## wip/umber
## MOTOR_TOP
module MOTOR_TOP#(   
    parameter C_AXI_ID_WIDTH       = 4,         
    parameter C_AXI_ADDR_WIDTH     = 16,        
    parameter C_AXI_DATA_WIDTH     = 64,        
    parameter C_AXI_NBURST_SUPPORT = 1'b0,      
    parameter C_AXI_BURST_TYPE     = 2'b00,     
    parameter WATCH_DOG_WIDTH      = 12,         
    parameter C_ADDR_SUMOFFSET     =   32'h0000_1000,
    parameter C_ADDR_MOTOR2ETH     =   32'h0000_0000,       
    parameter C_ADDR_ETH2MOTOR     =   32'hE000_0000    
)(    
    input                               sys_clk,
    input                               sys_rst,
   	output                            	saxi_wready,  
   	input [C_AXI_ID_WIDTH-1:0]        	saxi_wid,     
   	input [C_AXI_ADDR_WIDTH-1:0]      	saxi_waddr,   
   	input [7:0]                       	saxi_wlen,    
   	input [2:0]                       	saxi_wsize,   
   	input [1:0]                       	saxi_wburst,  
   	input [1:0]                       	saxi_wlock,   
   	input [3:0]                       	saxi_wcache,  
   	input [2:0]                       	saxi_wprot,   
   	input                             	saxi_wvalid,  
   	output                            	saxi_wd_wready,   
   	input [C_AXI_DATA_WIDTH-1:0]      	saxi_wd_wdata,     
  ...
Size in the first run: ~350 flip-flops, ~500 I/O pins, roughly 20000 µm² of cells after synthesis.
Settings: LEC_CHECK=0, ABC_AREA=1, CAP_MARGIN=20, CORE_ASPECT_RATIO=1.16, CORE_MARGIN=2, CORE_UTILIZATION=72, CTS_CLUSTER_SIZE=16, GPL_ROUTABILITY_DRIVEN=1, MIN_ROUTING_LAYER=met1, PLACE_DENSITY=0.78, SETUP_SLACK_MARGIN=0.65, SLEW_MARGIN=35; clock period 4.91 ns.
run.sh (not shown) runs the stock make flow with config.mk's settings and CLKGATE_MAP_FILE=.
No stage failed in wip/umber, and the final checks on the layout all came back clean.
For wip/quartz, these inputs were changed with respect to wip/umber:
==> flow/config.mk <==
export PLATFORM = sky130hd
export DESIGN_NAME = MOTOR_TOP
export DESIGN_NICKNAME = MOTOR_TOP
export VERILOG_FILES = /design/flow/design.v
export SDC_FILE = /design/flow/constraint.sdc
export NUM_CORES = 4
export LEC_CHECK = 0
export ABC_AREA = 0
export CAP_MARGIN = 20
export CORE_MARGIN = 2
export CORE_UTILIZATION = 72
export CTS_CLUSTER_SIZE = 99
export SLEW_MARGIN = 20
==> flow/constraint.sdc <==
create_clock -name core_clock -period 11.5 [get_ports {sys_clk}]
set_input_delay 2.3000 -clock core_clock [delete_from_list [all_inputs] [get_ports {sys_clk}]]
set_output_delay 2.3000 -clock core_clock [all_outputs]
set_load 0.01 [all_outputs]
- In the reports for wip/quartz and wip/umber, the smaller power density of the placed cells belongs to wip/quartz.
- Comparing wip/quartz and wip/umber, share of synthesized area occupied by flip-flops and latches is lower on wip/umber.
- When wip/quartz is set beside wip/umber, its area after synthesis turns out to be about 6.5% smaller.
- Against wip/umber, worst setup skew after layout in wip/quartz came out better.
- Going from wip/umber to wip/quartz, the routed wire length was found to have gone down by about 13%.
- AND-OR/OR-AND share of the synthesized area: wip/umber vs wip/quartz — no meaningful difference
- Full die area went down by a few percent going from wip/umber to wip/quartz.
- Overall power after layout: wip/quartz and wip/umber compared, higher one is wip/umber
- Looking at hold slack, wip/quartz sits 0.022 ns higher than wip/umber does.
Changes in wip/fjord relative to wip/quartz:
--- a/flow/config.mk
+++ b/flow/config.mk
@@ -7,7 +7,7 @@
 export LEC_CHECK = 0
-export ABC_AREA = 0
 export CAP_MARGIN = 20
 export CORE_MARGIN = 2
-export CORE_UTILIZATION = 72
-export CTS_CLUSTER_SIZE = 99
+export CORE_UTILIZATION = 71
+export PLACE_DENSITY_LB_ADDON = 0.24
+export SETUP_SLACK_MARGIN = 0.72
 export SLEW_MARGIN = 20
==> flow/constraint.sdc <==
create_clock -name core_clock -period 5.04 [get_ports {sys_clk}]
set_input_delay 1.0080 -clock core_clock [delete_from_list [all_inputs] [get_ports {sys_clk}]]
set_output_delay 1.0080 -clock core_clock [all_outputs]
set_load 0.01 [all_outputs]
--- outcome ---
- Going from wip/quartz to wip/fjord, number of max-cap violations closely matched the old numbers, global-route usage closely matched the old numbers, overall die width increased by 0.68% relative to the old numbers, met3 routing resource usage after global routing increased by 1.3 points relative to the old numbers, hold slack closely matched the old numbers.
- wip/fjord vs wip/quartz, worst max-slew margin expressed relative to the limit went up by 4.8 points.
- Arrival time at the worst endpoint: wip/fjord and wip/quartz compared, higher one is wip/quartz
- Proportion of power drawn by the clock network | wip/fjord above wip/quartz
The following lists how wip/willow was set up differently from wip/fjord:
--- a/flow/config.mk
+++ b/flow/config.mk
@@ -7,7 +7,9 @@
 export LEC_CHECK = 0
-export CAP_MARGIN = 20
+export CAP_MARGIN = 40
 export CORE_MARGIN = 2
-export CORE_UTILIZATION = 71
+export CORE_UTILIZATION = 72
+export CTS_CLUSTER_SIZE = 13
+export HOLD_SLACK_MARGIN = -0.06
 export PLACE_DENSITY_LB_ADDON = 0.24
 export SETUP_SLACK_MARGIN = 0.72
-export SLEW_MARGIN = 20
+export SLEW_MARGIN = 40
### Flow results
wip/willow against wip/fjord: area growth from synthesis to layout +0.40 points, total design power fell about 0.8%, hold slack went up by 0.0080 ns.

---

Setup of run A:
Starting RTL as in the previous note.
clock: 4.82 ns
lec_check: 0
abc_area: 1
cap_margin: 0
core_aspect_ratio: 0.92
core_margin: 2
core_utilization: 72
cts_cluster_diameter: 42
cts_cluster_size: 16
gpl_routability_driven: 1
min_routing_layer: met1
place_density: 0.82
setup_slack_margin: 0.65
slew_margin: 25
tns_end_percent: 5
Having completed the whole flow, run A delivered a layout that passed the timing, DRC and antenna checks.
diff inputs: run A => run B
- setting PLACE_DENSITY_LB_ADDON to 0.27 for the first time
- removing PLACE_DENSITY (formerly 0.82)
- changing SLEW_MARGIN from 25 to 20
- removing TNS_END_PERCENT (formerly 5)
### Flow results
- Compared with run A, in run B part of the power in combinational logic up 0.3 points; via count of the routed design up 556; layout-stage area growth over the synthesis result up 2.9 points; clock tree buffer count of the final layout down about 2.4%; minimum setup slack after placement down 140 ps.
- Run A → run B: worst-case hold slack +4.2 ps; slew at the pin closest to its max-slew limit +130 ps.
For run C, these inputs were changed with respect to run B:
- clearing ABC_AREA, which used to be 1
- swapping 0.92 for 1.74 in CORE_ASPECT_RATIO
- putting HOLD_SLACK_MARGIN at -0.06 where nothing was set
- swapping 2 for 4 in CORE_MARGIN
- swapping 0 for 20 in CAP_MARGIN
- clearing CTS_CLUSTER_DIAMETER, which used to be 42
- swapping 72 for 56 in CORE_UTILIZATION
- swapping 4.82 for 7.2 in the clock period (ns, I/O delays scaled along)
==> comparison <==
Run C vs run B: final cell count down by more than 10%. Run C reports a lower wire length on met1 than run B does. Run B → run C: wire length lost about 22%, wire length of the first global-routing pass lost 18 mm, post-CTS setup-driven buffer insertion count lost 2. On global-route usage: between run C and run B, it ends up lower for run C. On total of fill cells in the finished design, the lower figure sits with run B, not run C. Run C vs run B: number of tap cells added at floorplan up in run C. [compare] base=run B new=run C: gate count of the mapped netlist -21%; setup slack increased 480 ps.
Setup changes, run C to run D
- CORE_UTILIZATION now 71, was 56
- CORE_ASPECT_RATIO now 1.16, was 1.74
- ABC_AREA now 1, previously not set
- HOLD_SLACK_MARGIN no longer set, was -0.06
- CORE_MARGIN now 2, was 4
- the clock period (ns, I/O delays scaled along) now 4.91, was 7.2
Results
- Remaining max-slew budget at the tightest pin: lower on run D
- Diff run C -> run D | setup slack at placement | decrease of 840 ps
- What run D reported for count of filler cells inserted in the layout has to be multiplied by 1.5 to get the figure for run C.
- Diff run C -> run D: layout overhead on the synthesized area grew by 0.40 points; via count picked up an extra about 23%; post-synthesis simple-gate area fraction rose by 4.9 points.
- The flop share of the area of run D falls short of that of run C by 2.2 points.
- Run D does worse than run C on leakage power total.
- Routed wire in run D totals more than in run C.
Power is estimated from default activity; no workload was simulated.
